Setup of ember:
==> flow/design.v <==
module DCIM (
    input clk,
    input rst_n,
    input in_valid,
    input [127:0] in_data1,
    input [127:0] in_data2,
    input [127:0] in_data3,
    input [127:0] in_data4, 
    output reg out_valid,
    output reg [12:0] O1,
    output reg [12:0] O2,
    output reg [12:0] O3,
    output reg [12:0] O4
);
reg [127:0] in_data1_dff, in_data2_dff, in_data3_dff, in_data4_dff;
always @(posedge clk) begin
    in_data1_dff <= in_data1;
    in_data2_dff <= in_data2;
    in_data3_dff <= in_data3;
    in_data4_dff <= in_data4;
end
reg in_valid_dff, in_valid_d2, in_valid_d3, in_valid_d4, in_valid_d5, in_valid_d6, in_valid_d7, in_valid_d8;
reg [1:0] cnt;
always @(posedge clk or negedge rst_n) begin
    if (!rst_n) begin
        in_valid_dff <= 1'b0;
        in_valid_d2 <= 1'b0;
        in_valid_d3 <= 1'b0;
        in_valid_d4 <= 1'b0;
        in_valid_d5 <= 1'b0;
        in_valid_d6 <= 1'b0;
        in_valid_d7 <= 1'b0;
        in_valid_d8 <= 1'b0;
    end
    else begin
        in_valid_dff <= in_valid;
        in_valid_d2 <= in_valid_dff;
        in_valid_d3 <= in_valid_d2;
        in_valid_d4 <= in_valid_d3;
        in_valid_d5 <= in_valid_d4;
        in_valid_d6 <= in_valid_d5;
        in_valid_d7 <= in_valid_d6;
        in_valid_d8 <= in_valid_d7;
    end
end
reg [4:0] sum1_1 [0:15], sum2_1 [0:15], sum3_1 [0:15], sum4_1 [0:15];
reg [5:0] sum1_2 [0:7], sum2_2 [0:7], sum3_2 [0:7], sum4_2 [0:7];
reg [6:0] sum1_3 [0:3], sum2_3 [0:3], sum3_3 [0:3], sum4_3 [0:3];
reg [7:0] sum1_4 [0:1], sum2_4 [0:1], sum3_4 [0:1], sum4_4 [0:1];
reg [8:0] sum1_5, sum2_5, sum3_5, sum4_5;
generate
    genvar i_1;
    for (i_1 = 0; i_1 < 16; i_1 = i_1 + 1) begin
        always @(posedge clk) begin
            sum1_1[i_1] <= in_data1_dff[127-i_1*8:124-i_1*8] + in_data1_dff[123-i_1*8:120-i_1*8];
            sum2_1[i_1] <= in_data2_dff[127-i_1*8:124-i_1*8] + in_data2_dff[123-i_1*8:120-i_1*8];
            sum3_1[i_1] <= in_data3_dff[127-i_1*8:124-i_1*8] + in_data3_dff[123-i_1*8:120-i_1*8];
            sum4_1[i_1] <= in_data4_dff[127-i_1*8:124-i_1*8] + in_data4_dff[123-i_1*8:120-i_1*8];
        end
    end
endgenerate
generate
    genvar i_2;
    for (i_2 = 0; i_2 < 8; i_2 = i_2 + 1) begin
        always @(posedge clk) begin
            sum1_2[i_2] <= sum1_1[i_2*2] + sum1_1[i_2*2+1];
            sum2_2[i_2] <= sum2_1[i_2*2] + sum2_1[i_2*2+1];
            sum3_2[i_2] <= sum3_1[i_2*2] + sum3_1[i_2*2+1];
            sum4_2[i_2] <= sum4_1[i_2*2] + sum4_1[i_2*2+1];
        end
    end
endgenerate
generate
    genvar i_3;
    for (i_3 = 0; i_3 < 4; i_3 = i_3 + 1) begin
        always @(posedge clk) begin
            sum1_3[i_3] <= sum1_2[i_3*2] + sum1_2[i_3*2+1];
            sum2_3[i_3] <= sum2_2[i_3*2] + sum2_2[i_3*2+1];
            sum3_3[i_3] <= sum3_2[i_3*2] + sum3_2[i_3*2+1];
            sum4_3[i_3] <= sum4_2[i_3*2] + sum4_2[i_3*2+1];
        end
    end
endgenerate
generate
    genvar i_4;
    for (i_4 = 0; i_4 < 2; i_4 = i_4 + 1) begin
        always @(posedge clk) begin
            sum1_4[i_4] <= sum1_3[i_4*2] + sum1_3[i_4*2+1];
            sum2_4[i_4] <= sum2_3[i_4*2] + sum2_3[i_4*2+1];
            sum3_4[i_4] <= sum3_3[i_4*2] + sum3_3[i_4*2+1];
            sum4_4[i_4] <= sum4_3[i_4*2] + sum4_3[i_4*2+1];
        end
    end
endgenerate
always @(posedge clk) begin
    sum1_5 <= sum1_4[0] + sum1_4[1];
    sum2_5 <= sum2_4[0] + sum2_4[1];
    sum3_5 <= sum3_4[0] + sum3_4[1];
    sum4_5 <= sum4_4[0] + sum4_4[1];
end
always @(posedge clk or negedge rst_n) begin
    if (!rst_n) begin
        cnt <= 2'd0;
    end
    else begin
        if (in_valid_d6) begin
            cnt <= cnt + 1;
        end
    end
end
reg [12:0] sum1, sum2, sum3, sum4;
always @(posedge clk or negedge rst_n) begin
    if (!rst_n) begin
        sum1 <= 13'b0;
        sum2 <= 13'b0;
        sum3 <= 13'b0;
        sum4 <= 13'b0;
    end
    else begin
        if (in_valid_d6) begin
            if (~|cnt) begin
                sum1 <= sum1_5;
                sum2 <= sum2_5;
                sum3 <= sum3_5;
                sum4 <= sum4_5;
            end else begin
                sum1 <= {sum1[11:0], 1'b0} + sum1_5;
                sum2 <= {sum2[11:0], 1'b0} + sum2_5;
                sum3 <= {sum3[11:0], 1'b0} + sum3_5;
                sum4 <= {sum4[11:0], 1'b0} + sum4_5;
            end
        end
    end
end
always @(posedge clk or negedge rst_n) begin
    if (!rst_n) begin
        O1 <= 13'b0;
        O2 <= 13'b0;
        O3 <= 13'b0;
        O4 <= 13'b0;
    end
    else begin
        if (in_valid_d7 & ~|cnt) begin
            O1 <= sum1;
            O2 <= sum2;
            O3 <= sum3;
            O4 <= sum4;
        end 
        else begin
            O1 <= 13'b0;
            O2 <= 13'b0;
            O3 <= 13'b0;
            O4 <= 13'b0;
        end
    end
end
always @(posedge clk or negedge rst_n) begin
    if (!rst_n) begin
        out_valid <= 1'b0;
    end
    else begin
        if (in_valid_d7 & ~|cnt) begin
            out_valid <= 1'b1;
        end
        else begin
            out_valid <= 1'b0;
        end
    end
end
endmodule
export LEC_CHECK = 0
export CAP_MARGIN = 20
export CORE_MARGIN = 2
export CORE_UTILIZATION = 40
export MAX_ROUTING_LAYER = met4
export SLEW_MARGIN = 0
export TNS_END_PERCENT = 15
create_clock -name core_clock -period 2.4 [get_ports {clk}]
run.sh (not shown) runs the stock make flow with config.mk's settings and CLKGATE_MAP_FILE=.
The following lists how sierra was set up differently from ember:
- putting ABC_AREA at 1 where nothing was set
- putting CTS_CLUSTER_SIZE at 98 where nothing was set
- swapping 40 for 72 in CORE_UTILIZATION
- putting CTS_CLUSTER_DIAMETER at 374 where nothing was set
- clearing MAX_ROUTING_LAYER, which used to be met4
- clearing TNS_END_PERCENT, which used to be 15
- swapping 0 for 20 in SLEW_MARGIN
- putting PLACE_DENSITY at 0.4 where nothing was set
- swapping 2.4 for 1.21 in the clock period (ns, I/O delays scaled along)
[summary]
sierra did not run to completion, as it errored out during clock tree synthesis.
sierra against ember: chip area now sits lower; area of the placeable core went down; HPWL after detailed placement higher; count of library flops with an enable pin ~0 delta.
The synthesized area of sierra was inferior to that of ember.
Input changes introduced in cedar (baseline for comparison: sierra):
- removing ABC_AREA (formerly 1)
- removing CTS_CLUSTER_SIZE (formerly 98)
- removing PLACE_DENSITY (formerly 0.4)
- removing CTS_CLUSTER_DIAMETER (formerly 374)
- changing CORE_UTILIZATION from 72 to 40
- changing the clock period (ns, I/O delays scaled along) from 1.21 to 2.4
### Flow results
- cedar completed; timing, DRC and antenna clean
- Compared with sierra, cedar shows a lower area share of and/or/nand/nor cells after synthesis.
- cedar vs sierra: yosys stat chip area down slightly
- Post-place instance area in cedar is 5.6% lower than in sierra
- Post-synth design cell area shrinks slightly when moving from sierra to cedar.
- When cedar is measured against sierra, its worst slack at placement turns out 560 ps higher.
- Going from sierra to cedar, synthesized cell count went down; HPWL reported at the end of detailed placement went down; area fraction in mux cells went up.
Changes in violet relative to cedar:
- CORE_UTILIZATION changed from 40 to 72
- PLACE_DENSITY newly set to 0.38
- CTS_CLUSTER_SIZE newly set to 98
- ABC_AREA newly set to 1
- the clock period (ns, I/O delays scaled along) changed from 2.4 to 1.21
Results
- Of cedar and violet, only violet never reached the final stage.
- violet against cedar: routability-driven placement congestion ratio rose 0.095, placeable core region fell about 44%.
- Taking cedar as the reference, in violet adder and majority cell fraction of the synthesized area lower; synthesized cell count grew by about 13%; area of the die went down about 43%.
- Sort cedar and violet by post-synthesis cell area, descending, and violet comes first.

* * *

== run 1 ==
RTL: the design.v shown in full above, as it stands there.
==> flow/config.mk <==
export PLATFORM = sky130hd
export DESIGN_NAME = DCIM
export DESIGN_NICKNAME = DCIM
export VERILOG_FILES = /design/flow/design.v
export SDC_FILE = /design/flow/constraint.sdc
export NUM_CORES = 4
export LEC_CHECK = 0
export ABC_AREA = 1
export CAP_MARGIN = 20
export CORE_MARGIN = 2
export CORE_UTILIZATION = 72
export CTS_CLUSTER_SIZE = 15
export PLACE_DENSITY_LB_ADDON = 0.01
export SETUP_SLACK_MARGIN = 0.23
export SLEW_MARGIN = 20
==> flow/constraint.sdc <==
create_clock -name core_clock -period 1.13 [get_ports {clk}]
set_input_delay 0.2260 -clock core_clock [delete_from_list [all_inputs] [get_ports {clk}]]
set_output_delay 0.2260 -clock core_clock [all_outputs]
set_load 0.01 [all_outputs]
Run 1 failed in 4_1_cts with DPL-0038.
Edits applied to the flow inputs when going from run 1 to run 2:
--- a/flow/config.mk
+++ b/flow/config.mk
@@ -7,9 +7,8 @@
 export LEC_CHECK = 0
-export ABC_AREA = 1
 export CAP_MARGIN = 20
 export CORE_MARGIN = 2
-export CORE_UTILIZATION = 72
-export CTS_CLUSTER_SIZE = 15
-export PLACE_DENSITY_LB_ADDON = 0.01
-export SETUP_SLACK_MARGIN = 0.23
+export CORE_UTILIZATION = 70
+export CTS_CLUSTER_DIAMETER = 315
+export CTS_CLUSTER_SIZE = 14
+export HOLD_SLACK_MARGIN = -0.05
 export SLEW_MARGIN = 20
==> flow/constraint.sdc <==
create_clock -name core_clock -period 1.95 [get_ports {clk}]
set_input_delay 0.3900 -clock core_clock [delete_from_list [all_inputs] [get_ports {clk}]]
set_output_delay 0.3900 -clock core_clock [all_outputs]
set_load 0.01 [all_outputs]
[summary]
Complete run, failing final checks: run 2, reason negative setup slack.
Re distinct cell type count after synthesis: run 1 was lower than run 2.
Vertical extent of the die, run 1 and run 2: smaller value in run 1
Going from run 1 to run 2, x dimension of the die grows by 0.74%.
Synthesized cell count came out lower on run 2 than on run 1.
On half-perimeter wire length after detailed placement, run 1 loses to run 2.
Edits applied to the flow inputs when going from run 2 to run 3:
--- a/flow/config.mk
+++ b/flow/config.mk
@@ -9,6 +9,3 @@
 export CORE_MARGIN = 2
-export CORE_UTILIZATION = 70
-export CTS_CLUSTER_DIAMETER = 315
-export CTS_CLUSTER_SIZE = 14
-export HOLD_SLACK_MARGIN = -0.05
+export CORE_UTILIZATION = 40
 export SLEW_MARGIN = 20
==> flow/constraint.sdc <==
create_clock -name core_clock -period 2.31 [get_ports {clk}]
set_input_delay 0.4620 -clock core_clock [delete_from_list [all_inputs] [get_ports {clk}]]
set_output_delay 0.4620 -clock core_clock [all_outputs]
set_load 0.01 [all_outputs]
Notes after the runs:
In summary, run 3 completed successfully, with a layout that passed the timing, design-rule and antenna checks. Run 3 improves on run 2 in first-iteration DRC count. Comparing clock buffer count in the final layout for run 2 and run 3, the bigger number came from run 3. In the flow results for run 2 and run 3, the actual slew at the worst max-slew pin is smaller on run 2. Comparing run 3 with run 2, the I/O pin count came out essentially unchanged. Area added between synthesis and finish ended up 4.9 points higher on run 3 than on run 2. Relative to run 2, the global-route total usage across every layer of run 3 is lower by 11 points. Sequential share of cell area in run 3 is 1.8 points below run 2. Net count reported at finish of run 3 is on par with run 2. When run 3 is set beside run 2, its number of antenna violations at the first check in global routing turns out to be 4.3% smaller. Higher wire length of the first global-routing pass among run 2 and run 3: run 2.
#### Input delta (run 4 over run 3)
--- a/flow/config.mk
+++ b/flow/config.mk
@@ -7,5 +7,7 @@
 export LEC_CHECK = 0
+export ABC_AREA = 1
 export CAP_MARGIN = 20
 export CORE_MARGIN = 2
-export CORE_UTILIZATION = 40
+export CORE_UTILIZATION = 72
+export CTS_CLUSTER_SIZE = 10
 export SLEW_MARGIN = 20
==> flow/constraint.sdc <==
create_clock -name core_clock -period 1.21 [get_ports {clk}]
set_input_delay 0.2420 -clock core_clock [delete_from_list [all_inputs] [get_ports {clk}]]
set_output_delay 0.2420 -clock core_clock [all_outputs]
set_load 0.01 [all_outputs]
==> results <==
- Status(run 4) = ERROR, stage = 4_1_cts
- Run 4 vs run 3: core utilization before placement up
- Die area in run 4 is about 43% lower than in run 3
- Diff run 3 -> run 4: detailed placement HPWL moved up; mean instance size in the synthesized netlist moved down; register share after synthesis moved down.
- Synthesized chip area reported by yosys, run 4 vs run 3: up slightly
- Taking run 4 as 1.0, run 3 lands at 1.8 on floorplan core area.
- Going from run 3 to run 4, final estimated routing congestion in global placement grew by more than 10%.
